==> willow: inputs <==
Design cordic_rot_top, start of the top module:
module cordic_rot_top (
    input logic clk,
    input logic rst_n,
    input logic in_valid,
    output logic in_ready,
    input logic signed [15:0] x_start,
    input logic signed [15:0] y_start,
    input logic signed [31:0] angle,
    output logic out_valid,
    input logic out_ready,
    output logic signed [15:0] cosine,
    output logic signed [15:0] sine
);
==> flow/config.mk <==
export PLATFORM = sky130hd
export DESIGN_NAME = cordic_rot_top
export DESIGN_NICKNAME = cordic_rot_top
export VERILOG_FILES = /design/flow/design.v
export SDC_FILE = /design/flow/constraint.sdc
export NUM_CORES = 4
export LEC_CHECK = 0
export CAP_MARGIN = 20
export CELL_PAD_IN_SITES_DETAIL_PLACEMENT = 0
export CORE_ASPECT_RATIO = 1.67
export CORE_MARGIN = 2
export CORE_UTILIZATION = 57
export CTS_CLUSTER_SIZE = 64
export GPL_TIMING_DRIVEN = 0
export HOLD_SLACK_MARGIN = 0.02
export PLACE_DENSITY = 0.81
export SETUP_SLACK_MARGIN = 0.46
export SLEW_MARGIN = 25
export TNS_END_PERCENT = 75
==> flow/constraint.sdc <==
create_clock -name core_clock -period 4.65 [get_ports {clk}]
set_input_delay 0.9300 -clock core_clock [delete_from_list [all_inputs] [get_ports {clk}]]
set_output_delay 0.9300 -clock core_clock [all_outputs]
set_load 0.01 [all_outputs]
run.sh (not shown) runs the stock make flow with config.mk's settings and CLKGATE_MAP_FILE=.
==> maple (differences from willow) <==
Settings changed: CELL_PAD_IN_SITES_DETAIL_PLACEMENT 0 to unset, CELL_PAD_IN_SITES_GLOBAL_PLACEMENT set to 2, CORE_ASPECT_RATIO 1.67 to 0.5, CTS_CLUSTER_DIAMETER set to 387, CTS_CLUSTER_SIZE 64 to 100, GPL_ROUTABILITY_DRIVEN set to 0, GPL_TIMING_DRIVEN 0 to unset, HOLD_SLACK_MARGIN 0.02 to unset, PLACE_DENSITY 0.81 to unset, SETUP_SLACK_MARGIN 0.46 to unset, SLEW_MARGIN 25 to 20, TNS_END_PERCENT 75 to 30.
==> flow/constraint.sdc (replaced) <==
create_clock -name core_clock -period 8.5 [get_ports {clk}]
set_input_delay 1.7000 -clock core_clock [delete_from_list [all_inputs] [get_ports {clk}]]
set_output_delay 1.7000 -clock core_clock [all_outputs]
set_load 0.01 [all_outputs]
==> violet (differences from willow) <==
Settings changed: ABC_AREA set to 1, CELL_PAD_IN_SITES_DETAIL_PLACEMENT 0 to unset, CORE_ASPECT_RATIO 1.67 to 0.61, CORE_UTILIZATION 57 to 40, CTS_CLUSTER_DIAMETER set to 68, CTS_CLUSTER_SIZE 64 to unset, HOLD_SLACK_MARGIN 0.02 to unset, MAX_ROUTING_LAYER set to met4, PLACE_DENSITY 0.81 to unset, SETUP_SLACK_MARGIN 0.46 to unset, SLEW_MARGIN 25 to 30, TNS_END_PERCENT 75 to unset.
==> flow/constraint.sdc (replaced) <==
create_clock -name core_clock -period 8.5 [get_ports {clk}]
set_input_delay 1.7000 -clock core_clock [delete_from_list [all_inputs] [get_ports {clk}]]
set_output_delay 1.7000 -clock core_clock [all_outputs]
set_load 0.01 [all_outputs]
==> delta (differences from willow) <==
Settings changed: CELL_PAD_IN_SITES_DETAIL_PLACEMENT 0 to unset, CELL_PAD_IN_SITES_GLOBAL_PLACEMENT set to 1, CORE_ASPECT_RATIO 1.67 to unset, CORE_UTILIZATION 57 to 40, CTS_CLUSTER_DIAMETER set to 50, CTS_CLUSTER_SIZE 64 to unset, GPL_TIMING_DRIVEN 0 to unset, HOLD_SLACK_MARGIN 0.02 to unset, MAX_ROUTING_LAYER set to met4, PLACE_DENSITY 0.81 to unset, PLACE_DENSITY_LB_ADDON set to 0.19, SETUP_SLACK_MARGIN 0.46 to -0.36, SLEW_MARGIN 25 to 20, TNS_END_PERCENT 75 to unset.
==> flow/constraint.sdc (replaced) <==
create_clock -name core_clock -period 8.5 [get_ports {clk}]
set_input_delay 1.7000 -clock core_clock [delete_from_list [all_inputs] [get_ports {clk}]]
set_output_delay 1.7000 -clock core_clock [all_outputs]
set_load 0.01 [all_outputs]
==> comparison table <==
| quantity | violet | willow | maple | delta |
|---|---|---|---|---|
| Routed metal-1 wirelength | 284 mm | 119 mm | - | 147 mm |
| Transition time of the tightest slew-check pin | 1.11 ns | 1.23 ns | - | 1.01 ns |
| WHS | 0.469 ns | 0.468 ns | - | 0.461 ns |
| Antenna Nets Post-Route | 0 | 0 | - | 0 |
| Worst hold path endpoint | u_rot.vld[11] | u_rot.STG[0].u_stage.z_out[10] | - | u_rot.STG[6].u_stage.z_out[1] |
| # rows | 160 | 204 | 111 | 189 |
| Combined area of all synthesized cells | 125000 µm² | 106000 µm² | 106000 µm² | 106000 µm² |
| Data arrival time of the critical path | 6.57 ns | 6.77 ns | - | 6.83 ns |
| Critical path class | register to primary output | register to primary output | - | register to primary output |
| Maximum number of pins on one net before global-route repair | 124 | 130 | - | 202 |
| Half-perimeter wire length after detailed placement | 471 mm | 300 mm | - | 242 mm |
| Vias per std cell | 5.67 | 6.32 | - | 5.40 |
| Fill cell instance count of the final layout | 33000 | 15800 | - | 26200 |
| Count of endpoints failing setup in the final report | 0 | 32 | - | 4 |
| Wire per inst | 24.4 µm | 24.4 µm | - | 18.8 µm |
| Reg-to-reg setup timing slack | 3.88 ns | 0.41 ns | - | 3.50 ns |
| Mux frac, synth | 0% | 0.783% | 0.783% | 0.783% |
| Run status | complete, no violations | failed layout checks | aborted with a tool error | failed layout checks |
| Failing step | - | - | global placement without I/O (3_1_place_gp_skip_io) | - |
| Reasons for failing layout checks | - | setup timing | - | setup timing |
| Initial antenna violation count | 53 | 27 | - | 2 |
| Post-CTS Repair Setup Buffers | 0 | 71 | - | 1 |
| Vertical extent of the die | 441 µm | 562 µm | 309 µm | 519 µm |
| Summed area of non-filler cells in the final layout | 138000 µm² | 119000 µm² | - | 119000 µm² |
